==> violet: inputs <==
==> flow/design.v (excerpt) <==
module bf16_unit
# (parameter G = 6) (
    input  clk,
    input  reset,
    input  [15:0] in1,
    input  [15:0] in2,
    input  [15:0] in3,
    input  [15:0] in4,
    input  [15:0] in5,
    input  [15:0] in6,
    input  [15:0] in7,
    input  [15:0] in8,
    input  [15:0] in9,
    input  [15:0] in10,
    input  [15:0] in11,
    input  [15:0] in12,
    input  [15:0] in13,
    input  [15:0] in14,
    input  [15:0] in15,
    input  [15:0] in16,
    input  [15:0] in17,
    input  [15:0] in18,
    input  [4:0] funct5,
    output wire [15:0] result
);
clock: 4.26 ns
lec_check: 0
abc_area: 0
cap_margin: 40
core_margin: 2
core_utilization: 72
cts_cluster_diameter: 350
cts_cluster_size: 14
place_density_lb_addon: 0.07
slew_margin: 20
tns_end_percent: 5
run.sh (not shown) runs the stock make flow with config.mk's settings and CLKGATE_MAP_FILE=.
==> inputs of indigo, as changes to violet <==
ABC_AREA = 1   (was 0)
CAP_MARGIN = 20   (was 40)
TNS_END_PERCENT = default   (was 5)
==> qor summary <==
metric	violet	indigo
Adder-Cell Fraction of Synth Area	12.05%	11.36%
Minimum setup slack among reg-to-reg paths	-0.21 ns	0.08 ns
# clk buffers	285	284
Cell total after placement	21.95k	28.76k
Placed cell areas	175,200 um^2	183,000 um^2
Reg-to-Reg Start	fmadd_fmsub.p1_reg_alu_in2[2]	fmadd_fmsub.p1_reg_alu_in1[3]
Number of OpenROAD warnings	154	160
Vias per inst	5.901	5.620
Proportion of power drawn by flip-flops and latches	49.1%	37.9%
Top cell type's share of synthesized area	38.86%	36.64%
Pre-antenna DRT Iters	7	14
Die y size	483.9 um	498.1 um
Outcome	failed layout checks	failed layout checks
Layout check failures	negative setup slack	negative setup slack

========
==> job 2978: inputs <==
Starting RTL as in the previous note.
Settings: LEC_CHECK=0, CAP_MARGIN=20, CELL_PAD_IN_SITES_DETAIL_PLACEMENT=2, CELL_PAD_IN_SITES_GLOBAL_PLACEMENT=3, CORE_MARGIN=9, CORE_UTILIZATION=26, GPL_TIMING_DRIVEN=0, PLACE_DENSITY_LB_ADDON=0.01, SETUP_SLACK_MARGIN=0.43, SLEW_MARGIN=20, TNS_END_PERCENT=40; clock period 4.48 ns.
==> job 3420 (differences from job 2978) <==
Settings changed: CELL_PAD_IN_SITES_DETAIL_PLACEMENT 2 to default, CELL_PAD_IN_SITES_GLOBAL_PLACEMENT 3 to default, CORE_MARGIN 9 to 2, CORE_UTILIZATION 26 to 40, GPL_TIMING_DRIVEN 0 to default, PLACE_DENSITY from default to 0.6, PLACE_DENSITY_LB_ADDON 0.01 to default, SETUP_SLACK_MARGIN 0.43 to default, TNS_END_PERCENT 40 to default.
==> flow/constraint.sdc (replaced) <==
create_clock -name core_clock -period 7.67 [get_ports {clk}]
set_input_delay 1.5340 -clock core_clock [delete_from_list [all_inputs] [get_ports {clk}]]
set_output_delay 1.5340 -clock core_clock [all_outputs]
set_load 0.01 [all_outputs]
==> job 3296 (differences from job 2978) <==
Settings changed: ABC_AREA from default to 0, CELL_PAD_IN_SITES_DETAIL_PLACEMENT 2 to default, CELL_PAD_IN_SITES_GLOBAL_PLACEMENT 3 to default, CORE_ASPECT_RATIO from default to 0.93, CORE_MARGIN 9 to 2, CORE_UTILIZATION 26 to 72, CTS_CLUSTER_DIAMETER from default to 80, GPL_ROUTABILITY_DRIVEN from default to 1, GPL_TIMING_DRIVEN 0 to default, PLACE_DENSITY_LB_ADDON 0.01 to default, SETUP_SLACK_MARGIN 0.43 to default, TNS_END_PERCENT 40 to default.
==> flow/constraint.sdc (replaced) <==
create_clock -name core_clock -period 4.39 [get_ports {clk}]
set_input_delay 0.8780 -clock core_clock [delete_from_list [all_inputs] [get_ports {clk}]]
set_output_delay 0.8780 -clock core_clock [all_outputs]
set_load 0.01 [all_outputs]
==> job 8220 (differences from job 2978) <==
Settings changed: ABC_AREA from default to 0, CELL_PAD_IN_SITES_DETAIL_PLACEMENT 2 to default, CELL_PAD_IN_SITES_GLOBAL_PLACEMENT 3 to default, CORE_ASPECT_RATIO from default to 0.52, CORE_MARGIN 9 to 2, CORE_UTILIZATION 26 to 71, CTS_CLUSTER_DIAMETER from default to 80, GPL_ROUTABILITY_DRIVEN from default to 1, GPL_TIMING_DRIVEN 0 to default, PLACE_DENSITY_LB_ADDON 0.01 to default, SETUP_SLACK_MARGIN 0.43 to 0.66, TNS_END_PERCENT 40 to default.
==> flow/constraint.sdc (replaced) <==
create_clock -name core_clock -period 7.44 [get_ports {clk}]
set_input_delay 1.4880 -clock core_clock [delete_from_list [all_inputs] [get_ports {clk}]]
set_output_delay 1.4880 -clock core_clock [all_outputs]
set_load 0.01 [all_outputs]
==> comparison <==
Job 3420 produced a clean layout. Job 2978 reached the layout checks and failed them: negative setup slack. Job 3296 produced a layout that fails on negative setup slack. Job 8220 completed with no timing, DRC or antenna violations.
Register-to-register slack: job 3420 > job 8220 > job 2978 > job 3296.
Design area: job 3420 is higher than job 8220 (2.9%).
First-iteration DRC count, lowest first: job 2978, job 3420, job 3296, job 8220.
Core utilization: job 2978 < job 3420 < job 8220 < job 3296.
Die size, highest first: job 2978, job 3420, job 8220, job 3296.

========
==> inputs of trial 66 <==
bf16_unit again, from the RTL that the note above started with.
==> flow/config.mk <==
export PLATFORM = sky130hd
export DESIGN_NAME = bf16_unit
export DESIGN_NICKNAME = bf16_unit
export VERILOG_FILES = /design/flow/design.v
export SDC_FILE = /design/flow/constraint.sdc
export NUM_CORES = 4
export LEC_CHECK = 0
export ABC_AREA = 1
export CAP_MARGIN = 20
export CORE_MARGIN = 2
export CORE_UTILIZATION = 72
export CTS_CLUSTER_DIAMETER = 372
export CTS_CLUSTER_SIZE = 14
export HOLD_SLACK_MARGIN = 0.3
export PLACE_DENSITY_LB_ADDON = 0.06
export SETUP_SLACK_MARGIN = 1.27
export SLEW_MARGIN = 20
==> flow/constraint.sdc <==
create_clock -name core_clock -period 4.45 [get_ports {clk}]
set_input_delay 0.8900 -clock core_clock [delete_from_list [all_inputs] [get_ports {clk}]]
set_output_delay 0.8900 -clock core_clock [all_outputs]
set_load 0.01 [all_outputs]
==> build 91 (differences from trial 66) <==
==> flow/config.mk (replaced) <==
export PLATFORM = sky130hd
export DESIGN_NAME = bf16_unit
export DESIGN_NICKNAME = bf16_unit
export VERILOG_FILES = /design/flow/design.v
export SDC_FILE = /design/flow/constraint.sdc
export NUM_CORES = 4
export LEC_CHECK = 0
export CAP_MARGIN = 20
export CORE_MARGIN = 2
export CORE_UTILIZATION = 40
export PLACE_DENSITY = 0.6
export SETUP_SLACK_MARGIN = -0.46
export SLEW_MARGIN = 20
==> flow/constraint.sdc (replaced) <==
create_clock -name core_clock -period 7.67 [get_ports {clk}]
set_input_delay 1.5340 -clock core_clock [delete_from_list [all_inputs] [get_ports {clk}]]
set_output_delay 1.5340 -clock core_clock [all_outputs]
set_load 0.01 [all_outputs]
==> trial 70 (differences from trial 66) <==
==> flow/config.mk (replaced) <==
export PLATFORM = sky130hd
export DESIGN_NAME = bf16_unit
export DESIGN_NICKNAME = bf16_unit
export VERILOG_FILES = /design/flow/design.v
export SDC_FILE = /design/flow/constraint.sdc
export NUM_CORES = 4
export LEC_CHECK = 0
export CAP_MARGIN = 20
export CORE_MARGIN = 2
export CORE_UTILIZATION = 68
export CTS_CLUSTER_SIZE = 32
export PLACE_DENSITY = 0.6
export SLEW_MARGIN = 20
==> flow/constraint.sdc (replaced) <==
create_clock -name core_clock -period 7.21 [get_ports {clk}]
set_input_delay 1.4420 -clock core_clock [delete_from_list [all_inputs] [get_ports {clk}]]
set_output_delay 1.4420 -clock core_clock [all_outputs]
set_load 0.01 [all_outputs]
==> notes <==
Trial 70 went through all stages and came out clean. Trial 66 finished but failed the layout checks on setup timing. Build 91 completed with no timing, DRC or antenna violations.
The highest power belongs to trial 66, the lowest to build 91.
Register-to-register slack: build 91 > trial 70 > trial 66.
In flip-flop count, build 91 and trial 66 do not differ.
The lowest die area belongs to trial 70, the highest to build 91.

========
==> inputs of build 44 <==
bf16_unit again, from the RTL that the note above started with.
==> flow/design.v (excerpt) <==
module bf16_unit
# (parameter G = 6) (
    input  clk,
    input  reset,
    input  [15:0] in1,
    input  [15:0] in2,
    input  [15:0] in3,
    input  [15:0] in4,
    input  [15:0] in5,
    input  [15:0] in6,
    input  [15:0] in7,
    input  [15:0] in8,
    input  [15:0] in9,
    input  [15:0] in10,
    input  [15:0] in11,
    input  [15:0] in12,
    input  [15:0] in13,
    input  [15:0] in14,
    input  [15:0] in15,
    input  [15:0] in16,
    input  [15:0] in17,
    input  [15:0] in18,
    input  [4:0] funct5,
    output wire [15:0] result
);
clock: 13.8 ns
lec_check: 0
abc_area: 0
cap_margin: 25
cell_pad_in_sites_detail_placement: 1
cell_pad_in_sites_global_placement: 3
core_aspect_ratio: 1.08
core_margin: 2
core_utilization: 42
cts_cluster_diameter: 80
cts_cluster_size: 22
gpl_routability_driven: 1
gpl_timing_driven: 0
hold_slack_margin: 0.18
max_routing_layer: met4
place_density: 0.4
setup_slack_margin: 1.07
slew_margin: 20
tns_end_percent: 75
==> build 77 (differences from build 44) <==
Settings changed: ABC_AREA 0 to default, CAP_MARGIN 25 to 20, CELL_PAD_IN_SITES_DETAIL_PLACEMENT 1 to default, CELL_PAD_IN_SITES_GLOBAL_PLACEMENT 3 to default, CORE_ASPECT_RATIO 1.08 to default, CORE_UTILIZATION 42 to 21, CTS_CLUSTER_DIAMETER 80 to default, CTS_CLUSTER_SIZE 22 to default, GPL_ROUTABILITY_DRIVEN 1 to default, GPL_TIMING_DRIVEN 0 to default, HOLD_SLACK_MARGIN 0.18 to default, MAX_ROUTING_LAYER met4 to default, PLACE_DENSITY 0.4 to 0.6, SETUP_SLACK_MARGIN 1.07 to default, TNS_END_PERCENT 75 to default.
==> flow/constraint.sdc (replaced) <==
create_clock -name core_clock -period 13.5 [get_ports {clk}]
set_input_delay 2.7000 -clock core_clock [delete_from_list [all_inputs] [get_ports {clk}]]
set_output_delay 2.7000 -clock core_clock [all_outputs]
set_load 0.01 [all_outputs]
==> build 22 (differences from build 44) <==
Settings changed: ABC_AREA 0 to default, CAP_MARGIN 25 to 35, CELL_PAD_IN_SITES_DETAIL_PLACEMENT 1 to default, CELL_PAD_IN_SITES_GLOBAL_PLACEMENT 3 to default, CORE_ASPECT_RATIO 1.08 to default, CORE_UTILIZATION 42 to 72, CTS_CLUSTER_DIAMETER 80 to 67, CTS_CLUSTER_SIZE 22 to 14, GPL_ROUTABILITY_DRIVEN 1 to default, GPL_TIMING_DRIVEN 0 to default, HOLD_SLACK_MARGIN 0.18 to default, MAX_ROUTING_LAYER met4 to default, SETUP_SLACK_MARGIN 1.07 to default, TNS_END_PERCENT 75 to default.
==> flow/constraint.sdc (replaced) <==
create_clock -name core_clock -period 4.58 [get_ports {clk}]
set_input_delay 0.9160 -clock core_clock [delete_from_list [all_inputs] [get_ports {clk}]]
set_output_delay 0.9160 -clock core_clock [all_outputs]
set_load 0.01 [all_outputs]
==> impl_metrics.sql <==
-- flow metrics import
INSERT INTO impl_metrics (metric_group, metric, value, unit) VALUES
('run_status', 'run_status', 'finished clean', ''),
('setup_path', 'critPathMaxStageDelay', '0.80', 'ns'),
('floorplanning', 'floorplan.core_area', '0.787', 'mm2'),
('global_route', 'global_route_wire_length_before_repair', '684000', 'um'),
('drt', 'met3_wire_length', '16400', 'um'),
('final_layout', 'sh_comb_area', '49.2', '%'),
('power_and_ir_drop', 'powerSeq', '10000', 'uW'),
('power_and_ir_drop', 'switching_share', '27.1', '%'),
('floorplanning', 'n_tap_cell', '10500', ''),
('placement', 'postPlaceCellArea', '0.180', 'mm2'),
('drt', 'wire_per_inst', '14.5', 'um'),
('final_timing', 'final.hold.worst_slack', '0.382', 'ns');
Source of the figures above: build 77

==> impl_metrics.sql <==
-- flow metrics import
INSERT INTO impl_metrics (metric_group, metric, value, unit) VALUES
('run_status', 'run_status', 'finished clean', ''),
('drt', 'met3_wire_length', '26800', 'um'),
('final_layout', 'sh_comb_area', '51.3', '%'),
('global_route', 'global_route_wire_length_before_repair', '909000', 'um'),
('placement', 'postPlaceCellArea', '0.177', 'mm2'),
('floorplanning', 'floorplan.core_area', '0.393', 'mm2');
Source of the figures above: build 44

==> impl_metrics.sql <==
-- flow metrics import
INSERT INTO impl_metrics (metric_group, metric, value, unit) VALUES
('final_timing', 'final.hold.worst_slack', '0.404', 'ns'),
('placement', 'postPlaceCellArea', '0.173', 'mm2'),
('final_timing', 'finalWorstSetupSlack', '-0.483', 'ns'),
('power_and_ir_drop', 'switching_share', '27.0', '%'),
('drt', 'wire_per_inst', '19.0', 'um'),
('final_timing', 'setup_viol', '16', ''),
('run_status', 'run_status', 'failed layout checks', ''),
('run_status', 'check-failures', 'setup timing', '');
Source of the figures above: build 22

Power is estimated from default activity; no workload was simulated.
